==> 12-15: inputs <==
// DotProduct
module DotProduct(  
  input         clock,  
  input  [7:0]  io_a_0,
  input  [7:0]  io_a_1,
  input  [7:0]  io_a_2,
  input  [7:0]  io_a_3,
  input  [7:0]  io_a_4,
  input  [7:0]  io_a_5,
  input  [7:0]  io_a_6,
  input  [7:0]  io_a_7,
  input  [7:0]  io_a_8,
  input  [7:0]  io_a_9,
  input  [7:0]  io_a_10,
  input  [7:0]  io_a_11,
  input  [7:0]  io_a_12,
  input  [7:0]  io_a_13,
  input  [7:0]  io_a_14,
  input  [7:0]  io_a_15,
  input  [7:0]  io_b_0,  
  input  [7:0]  io_b_1,  
  input  [7:0]  io_b_2,  
  input  [7:0]  io_b_3,  
  input  [7:0]  io_b_4,  
  input  [7:0]  io_b_5,  
  input  [7:0]  io_b_6,  
  input  [7:0]  io_b_7,  
  input  [7:0]  io_b_8,  
  input  [7:0]  io_b_9,  
  input  [7:0]  io_b_10,  
  input  [7:0]  io_b_11,  
  input  [7:0]  io_b_12,  
  input  [7:0]  io_b_13,  
  input  [7:0]  io_b_14,  
  input  [7:0]  io_b_15,  
  output [20:0] io_y  
);
==> flow/config.mk <==
export PLATFORM = sky130hd
export DESIGN_NAME = DotProduct
export DESIGN_NICKNAME = DotProduct
export VERILOG_FILES = /design/flow/design.v
export SDC_FILE = /design/flow/constraint.sdc
export NUM_CORES = 4
export LEC_CHECK = 0
export ABC_AREA = 1
export CAP_MARGIN = 15
export CORE_MARGIN = 2
export CORE_UTILIZATION = 72
export CTS_CLUSTER_DIAMETER = 383
export CTS_CLUSTER_SIZE = 100
export SETUP_SLACK_MARGIN = 0.18
export SLEW_MARGIN = 20
==> flow/constraint.sdc <==
create_clock -name core_clock -period 2.47 [get_ports {clock}]
set_input_delay 0.4940 -clock core_clock [delete_from_list [all_inputs] [get_ports {clock}]]
set_output_delay 0.4940 -clock core_clock [all_outputs]
set_load 0.01 [all_outputs]
run.sh (not shown) runs the stock make flow with config.mk's settings and CLKGATE_MAP_FILE=.
==> 04-12: changes against 12-15 <==
==> flow/config.mk (replaced) <==
export PLATFORM = sky130hd
export DESIGN_NAME = DotProduct
export DESIGN_NICKNAME = DotProduct
export VERILOG_FILES = /design/flow/design.v
export SDC_FILE = /design/flow/constraint.sdc
export NUM_CORES = 4
export LEC_CHECK = 0
export CAP_MARGIN = 20
export CORE_MARGIN = 2
export CORE_UTILIZATION = 72
export CTS_CLUSTER_DIAMETER = 400
export SLEW_MARGIN = 20
==> flow/constraint.sdc (replaced) <==
create_clock -name core_clock -period 3.86 [get_ports {clock}]
set_input_delay 0.7720 -clock core_clock [delete_from_list [all_inputs] [get_ports {clock}]]
set_output_delay 0.7720 -clock core_clock [all_outputs]
set_load 0.01 [all_outputs]
==> 06-28: changes against 12-15 <==
==> flow/config.mk (replaced) <==
export PLATFORM = sky130hd
export DESIGN_NAME = DotProduct
export DESIGN_NICKNAME = DotProduct
export VERILOG_FILES = /design/flow/design.v
export SDC_FILE = /design/flow/constraint.sdc
export NUM_CORES = 4
export LEC_CHECK = 0
export CAP_MARGIN = 20
export CORE_MARGIN = 2
export CORE_UTILIZATION = 21
export SLEW_MARGIN = 20
==> flow/constraint.sdc (replaced) <==
create_clock -name core_clock -period 4.77 [get_ports {clock}]
set_input_delay 0.9540 -clock core_clock [delete_from_list [all_inputs] [get_ports {clock}]]
set_output_delay 0.9540 -clock core_clock [all_outputs]
set_load 0.01 [all_outputs]
==> flow_metrics.py <==
# Flow results
metrics = {
    "status": {
        "status": "finished with violations",
        "so.violations": "setup timing",
    },
    "sta": {
        "setup_viol_count_final": 105,
        "layout_setup_ws_ns": -0.557,
    },
    "place": {
        "pre_cts_slack_ns": -0.413,
        "place_area_sq_um": 75800,
    },
    "cts": {
        "post_cts_buffers": 95,
    },
    "die": {
        "fp_util": 0.725,
    },
    "synthesis": {
        "syn-cell-area_sq_um": 66300,
        "yosys.area_share.adder": 0.405,
    },
}
-- figures above: 04-12

==> flow_metrics.py <==
# Flow results
metrics = {
    "cts": {
        "post_cts_buffers": 134,
    },
    "status": {
        "flow.stopped_at": "global routing",
        "status": "aborted with a tool error",
        "stop_error": "[ERROR GRT-0232] Routing congestion too high. Check the congestion heatmap in the GUI.",
    },
    "place": {
        "place_area_sq_um": 84300,
    },
    "die": {
        "fp_util": 0.728,
    },
    "synthesis": {
        "yosys.area_share.adder": 0.368,
    },
}
-- figures above: 12-15

==> flow_metrics.py <==
# Flow results
metrics = {
    "place": {
        "place_area_sq_um": 74400,
        "pre_cts_slack_ns": 0.305,
    },
    "synthesis": {
        "yosys.area_share.adder": 0.405,
        "syn-cell-area_sq_um": 66300,
    },
    "sta": {
        "setup_viol_count_final": 0,
    },
    "die": {
        "fp_util": 0.211,
    },
    "status": {
        "status": "complete, no violations",
    },
}
-- figures above: 06-28



==> build 98 <==
DotProduct again, from the RTL that the note above started with.
## DotProduct
module DotProduct(  
  input         clock,  
  input  [7:0]  io_a_0,
  input  [7:0]  io_a_1,
  input  [7:0]  io_a_2,
  input  [7:0]  io_a_3,
  input  [7:0]  io_a_4,
  input  [7:0]  io_a_5,
  input  [7:0]  io_a_6,
  input  [7:0]  io_a_7,
  input  [7:0]  io_a_8,
  input  [7:0]  io_a_9,
  input  [7:0]  io_a_10,
  input  [7:0]  io_a_11,
  input  [7:0]  io_a_12,
  input  [7:0]  io_a_13,
  input  [7:0]  io_a_14,
  input  [7:0]  io_a_15,
  input  [7:0]  io_b_0,  
  input  [7:0]  io_b_1,  
  input  [7:0]  io_b_2,  
  input  [7:0]  io_b_3,  
  input  [7:0]  io_b_4,  
  input  [7:0]  io_b_5,  
  input  [7:0]  io_b_6,  
  input  [7:0]  io_b_7,  
  input  [7:0]  io_b_8,  
  input  [7:0]  io_b_9,  
  input  [7:0]  io_b_10,  
  input  [7:0]  io_b_11,  
  input  [7:0]  io_b_12,  
  input  [7:0]  io_b_13,  
  input  [7:0]  io_b_14,  
  input  [7:0]  io_b_15,  
  output [20:0] io_y  
);
clock: 1.34 ns
lec_check: 0
abc_area: 1
cap_margin: 20
core_margin: 2
core_utilization: 72
cts_cluster_diameter: 261
cts_cluster_size: 99
slew_margin: 20
==> build 49: changes against build 98 <==
- ABC_AREA: 1 -> unset
- CORE_UTILIZATION: 72 -> 40
- CTS_CLUSTER_DIAMETER: 261 -> unset
- CTS_CLUSTER_SIZE: 99 -> unset
==> flow/constraint.sdc (replaced) <==
create_clock -name core_clock -period 5.0 [get_ports {clock}]
set_input_delay 1.0000 -clock core_clock [delete_from_list [all_inputs] [get_ports {clock}]]
set_output_delay 1.0000 -clock core_clock [all_outputs]
set_load 0.01 [all_outputs]
==> build 92: changes against build 98 <==
- ABC_AREA: 1 -> unset
- CTS_CLUSTER_DIAMETER: 261 -> 42
- CTS_CLUSTER_SIZE: 99 -> unset
- PLACE_DENSITY_LB_ADDON: unset -> 0.2
- SETUP_SLACK_MARGIN: unset -> 0.63
==> flow/constraint.sdc (replaced) <==
create_clock -name core_clock -period 4.24 [get_ports {clock}]
set_input_delay 0.8480 -clock core_clock [delete_from_list [all_inputs] [get_ports {clock}]]
set_output_delay 0.8480 -clock core_clock [all_outputs]
set_load 0.01 [all_outputs]
==> run_results.csv <==
group,metric,value,unit
clock_network,cts-resized-gates,1,
logic_synthesis,fa_ha_area_share,40.5,%
logic_synthesis,ys_area,66300,um^2
floorplanning,fp_util,40.2,%
placement,dpl.hpwl,116000,um
status,status,"complete, no violations",
[end of results for build 49]
==> run_results.csv <==
group,metric,value,unit
status,status,"did not finish",
status,haltStage,"5_1_grt",
status,error_line,"[ERROR GRT-0116] Global routing finished with congestion. Check the congestion regions in the DRC Viewer.",
floorplanning,io_pins,278,
placement,dpl.hpwl,174000,um
logic_synthesis,ys_area,73100,um^2
logic_synthesis,fa_ha_area_share,36.8,%
floorplanning,fp_util,72.8,%
clock_network,cts-resized-gates,1109,
[end of results for build 98]
==> run_results.csv <==
group,metric,value,unit
sta,setup_viol,4,
clock_network,cts-resized-gates,454,
sta,setup_ws,-0.112,ns
status,status,"failed layout checks",
floorplanning,fp_util,72.5,%
logic_synthesis,fa_ha_area_share,40.5,%
status,failed_checks,"negative setup slack",
[end of results for build 92]


==> inputs of job 4756 <==
DotProduct again, from the RTL that the note above started with.
==> flow/design.v (excerpt) <==
module DotProduct(  
  input         clock,  
  input  [7:0]  io_a_0,
  input  [7:0]  io_a_1,
  input  [7:0]  io_a_2,
  input  [7:0]  io_a_3,
  input  [7:0]  io_a_4,
  input  [7:0]  io_a_5,
  input  [7:0]  io_a_6,
  input  [7:0]  io_a_7,
  input  [7:0]  io_a_8,
  input  [7:0]  io_a_9,
  input  [7:0]  io_a_10,
  input  [7:0]  io_a_11,
  input  [7:0]  io_a_12,
  input  [7:0]  io_a_13,
  input  [7:0]  io_a_14,
  input  [7:0]  io_a_15,
  input  [7:0]  io_b_0,  
  input  [7:0]  io_b_1,  
  input  [7:0]  io_b_2,  
  input  [7:0]  io_b_3,  
  input  [7:0]  io_b_4,  
  input  [7:0]  io_b_5,  
  input  [7:0]  io_b_6,  
  input  [7:0]  io_b_7,  
  input  [7:0]  io_b_8,  
  input  [7:0]  io_b_9,  
  input  [7:0]  io_b_10,  
  input  [7:0]  io_b_11,  
  input  [7:0]  io_b_12,  
  input  [7:0]  io_b_13,  
  input  [7:0]  io_b_14,  
  input  [7:0]  io_b_15,  
  output [20:0] io_y  
);
  wire  m_0_clock;  
  wire [7:0] m_0_io_a;  
  wire [7:0] m_0_io_b;  
  wire [15:0] m_0_io_c;  
  wire [16:0] m_0_io_y;  
  wire  m_1_clock;  
  wire [7:0] m_1_io_a;  
  wire [7:0] m_1_io_b;  
  wire [15:0] m_1_io_c;  
  wire [16:0] m_1_io_y;  
  wire  m_2_clock;  
  wire [7:0] m_2_io_a;  
  wire [7:0] m_2_io_b;  
  wire [15:0] m_2_io_c;  
  wire [16:0] m_2_io_y;  
  wire  m_3_clock;  
  wire [7:0] m_3_io_a;  
  wire [7:0] m_3_io_b;  
  wire [15:0] m_3_io_c;  
  wire [16:0] m_3_io_y;  
  wire  m_4_clock;  
  wire [7:0] m_4_io_a;  
  wire [7:0] m_4_io_b;  
  wire [15:0] m_4_io_c;  
  wire [16:0] m_4_io_y;  
  wire  m_5_clock;  
  wire [7:0] m_5_io_a;  
  wire [7:0] m_5_io_b;  
  wire [15:0] m_5_io_c;  
  wire [16:0] m_5_io_y;  
  wire  m_6_clock;  
  wire [7:0] m_6_io_a;  
  wire [7:0] m_6_io_b;  
  wire [15:0] m_6_io_c;  
  wire [16:0] m_6_io_y;  
  wire  m_7_clock;  
  wire [7:0] m_7_io_a;  
  wire [7:0] m_7_io_b;  
  wire [15:0] m_7_io_c;  
  wire [16:0] m_7_io_y;  
  wire  m_8_clock;  
  wire [7:0] m_8_io_a;  
  wire [7:0] m_8_io_b;  
  wire [15:0] m_8_io_c;  
  wire [16:0] m_8_io_y;  
  wire  m_9_clock;  
  wire [7:0] m_9_io_a;  
  wire [7:0] m_9_io_b;  
  wire [15:0] m_9_io_c;  
  wire [16:0] m_9_io_y;  
  wire  m_10_clock;  
  wire [7:0] m_10_io_a;  
  wire [7:0] m_10_io_b;  
  wire [15:0] m_10_io_c;  
  ...
Settings: LEC_CHECK=0, ABC_AREA=1, CAP_MARGIN=5, CORE_ASPECT_RATIO=0.86, CORE_MARGIN=2, CORE_UTILIZATION=58, GPL_TIMING_DRIVEN=1, PLACE_DENSITY_LB_ADDON=0.1, SETUP_SLACK_MARGIN=-0.31, SLEW_MARGIN=40; clock period 3.09 ns.
==> job 799: changes against job 4756 <==
Settings changed: ABC_AREA 1 to not set, CAP_MARGIN 5 to 30, CORE_ASPECT_RATIO 0.86 to not set, CORE_UTILIZATION 58 to 72, MAX_ROUTING_LAYER set to met4, PLACE_DENSITY_LB_ADDON 0.1 to not set, SETUP_SLACK_MARGIN -0.31 to not set, SLEW_MARGIN 40 to 10.
==> flow/constraint.sdc (replaced) <==
create_clock -name core_clock -period 3.77 [get_ports {clock}]
set_input_delay 0.7540 -clock core_clock [delete_from_list [all_inputs] [get_ports {clock}]]
set_output_delay 0.7540 -clock core_clock [all_outputs]
set_load 0.01 [all_outputs]
==> job 629: changes against job 4756 <==
Settings changed: ABC_AREA 1 to not set, CAP_MARGIN 5 to 20, CORE_ASPECT_RATIO 0.86 to not set, CORE_MARGIN 2 to 10, CORE_UTILIZATION 58 to 40, GPL_TIMING_DRIVEN 1 to not set, MIN_ROUTING_LAYER set to met1, PLACE_DENSITY_LB_ADDON 0.1 to not set, SETUP_SLACK_MARGIN -0.31 to not set, TNS_END_PERCENT set to 95.
==> flow/constraint.sdc (replaced) <==
create_clock -name core_clock -period 5.0 [get_ports {clock}]
set_input_delay 1.0000 -clock core_clock [delete_from_list [all_inputs] [get_ports {clock}]]
set_output_delay 1.0000 -clock core_clock [all_outputs]
set_load 0.01 [all_outputs]
==> notes <==
Between job 799 and job 629, the lower register-to-register slack is in job 799 (gap 1.0 ns).
Count of clock-buffer cells in the layout, highest first: job 629, job 4756, job 799.
Between job 799 and job 4756, the lower clock skew is in job 799 (gap 0.0049 ns).
The lowest setup slack belongs to job 4756, the highest to job 629.
Area after synthesis is the same in job 629 and job 799.
Job 4756 completed, yet does not pass: negative setup slack. Job 629 ran to the end with no violations. Job 799 completed, yet does not pass: negative setup slack.
Clock power, highest first: job 4756, job 799, job 629.
Combinational power, lowest first: job 629, job 799, job 4756.
==> figures <==
| quantity | job 4756 | job 629 | job 799 |
|---|---|---|---|
| Die height | 333 um | 427 um | 308 um |
| Arrival time of the worst setup path | 4.41 ns | 3.71 ns | 5.06 ns |
| Largest net degree at the start of global routing | 15 | 15 | 16 |
| Outcome | failed layout checks | no timing/DRC/antenna violations | failed layout checks |
| Reasons for failing layout checks | negative setup slack | - | negative setup slack |
| Chip area from the yosys synthesis statistics | 73100 um2 | 66300 um2 | 66300 um2 |
| CP endpoint kind | register | output port | register |
| Worst setup path startpoint | m_7.rB[4]$_DFF_P_ | a_3_0.rB[1]$_DFF_P_ | m_12.rB[7]$_DFF_P_ |
| Non-filler instance count after layout | 12400 | 9520 | 9275 |
| Yosys top cell area share | 0.245 | 0.270 | 0.270 |
| Post-Syn Area | 73100 um2 | 66300 um2 | 66300 um2 |
| Highest routed layer | met5 | met5 | met4 |
| Minimum setup slack after placement | -0.856 ns | 0.342 ns | -0.473 ns |
| Total wirelength of the detailed-routed design | 176000 um | 143000 um | 203000 um |
| Reg clk slew, reported paths | 0.07 ns | 0.06 ns | 0.08 ns |
| GR met2 Demand/Resource | 0.491 | 0.273 | 0.653 |
| Power Clock | 11.1 mW | 7.15 mW | 8.99 mW |


==> inputs of build 4 <==
DotProduct again, from the RTL that the note above started with.
// DotProduct
module DotProduct(  
  input         clock,  
  input  [7:0]  io_a_0,
  input  [7:0]  io_a_1,
  input  [7:0]  io_a_2,
  input  [7:0]  io_a_3,
  input  [7:0]  io_a_4,
  input  [7:0]  io_a_5,
  input  [7:0]  io_a_6,
  input  [7:0]  io_a_7,
  input  [7:0]  io_a_8,
  input  [7:0]  io_a_9,
  input  [7:0]  io_a_10,
  input  [7:0]  io_a_11,
  input  [7:0]  io_a_12,
  input  [7:0]  io_a_13,
  input  [7:0]  io_a_14,
  input  [7:0]  io_a_15,
  input  [7:0]  io_b_0,  
  input  [7:0]  io_b_1,  
  input  [7:0]  io_b_2,  
  input  [7:0]  io_b_3,  
  input  [7:0]  io_b_4,  
  input  [7:0]  io_b_5,  
  input  [7:0]  io_b_6,  
  input  [7:0]  io_b_7,  
  input  [7:0]  io_b_8,  
  input  [7:0]  io_b_9,  
  input  [7:0]  io_b_10,  
  input  [7:0]  io_b_11,  
  input  [7:0]  io_b_12,  
  input  [7:0]  io_b_13,  
  input  [7:0]  io_b_14,  
  input  [7:0]  io_b_15,  
  output [20:0] io_y  
);
  wire  m_0_clock;  
  ...
clock: 3.72 ns
lec_check: 0
cap_margin: 30
core_margin: 2
core_utilization: 72
cts_cluster_diameter: 270
max_routing_layer: met4
slew_margin: 20
==> inputs of trial 1, as changes to build 4 <==
CAP_MARGIN = 5   (was 30)
CTS_CLUSTER_DIAMETER = not set   (was 270)
GPL_TIMING_DRIVEN = 1   (was not set)
PLACE_DENSITY = 0.65   (was not set)
SLEW_MARGIN = 40   (was 20)
==> flow/constraint.sdc (replaced) <==
create_clock -name core_clock -period 3.77 [get_ports {clock}]
set_input_delay 0.7540 -clock core_clock [delete_from_list [all_inputs] [get_ports {clock}]]
set_output_delay 0.7540 -clock core_clock [all_outputs]
set_load 0.01 [all_outputs]
==> flow_summary.json <==
{
  "timing.final.ws_setup_ns": -1.30,
  "wl_per_cell_um": 24.0,
  "setup_viol": 123,
  "met2_length_um": 108000,
  "so.violations": "negative setup slack",
  "startpoint": "m_1.rB[7]$_DFF_P_",
  "comb_power_w": 0.0650,
  "whs_endpoint": "a_2_0.rB[0]$_DFF_P_",
  "clk_share": 0.0354,
  "nClkBuffers": 111,
  "vias": 58000,
  "worstMarginPinSlew_ns": 1.34,
  "crit_chain": "inv_1, buf_4, o21ai_0, ha_1, fa_1, inv_1, fa_1, inv_1, fa_1, ha_1, inv_1, nor3_1, a2111oi_1, o211ai_1",
  "finalPower_w": 0.0877,
  "pg_clk_w": 0.00920,
  "critPathMaxFanout": 5,
  "outcome": "finished with violations",
  "grt_use_total": 0.400
}
# the run above: build 4

==> flow_summary.json <==
{
  "outcome": "finished with violations",
  "so.violations": "negative setup slack",
  "holdWs_ns": 0.461,
  "vias": 55600,
  "timing.final.ws_setup_ns": -0.667,
  "critPathMaxFanout": 6,
  "warnings": 31,
  "met2_length_um": 100000,
  "rows": 111,
  "worstMarginPinSlew_ns": 0.725,
  "setup_viol": 114,
  "nClkBuffers": 100,
  "grt_use_total": 0.380,
  "startpoint": "m_12.rB[7]$_DFF_P_",
  "clk_share": 0.0350,
  "finalPower_w": 0.0837,
  "wl_per_cell_um": 21.9
}
# the run above: trial 1

Power and IR drop assume default switching activity.
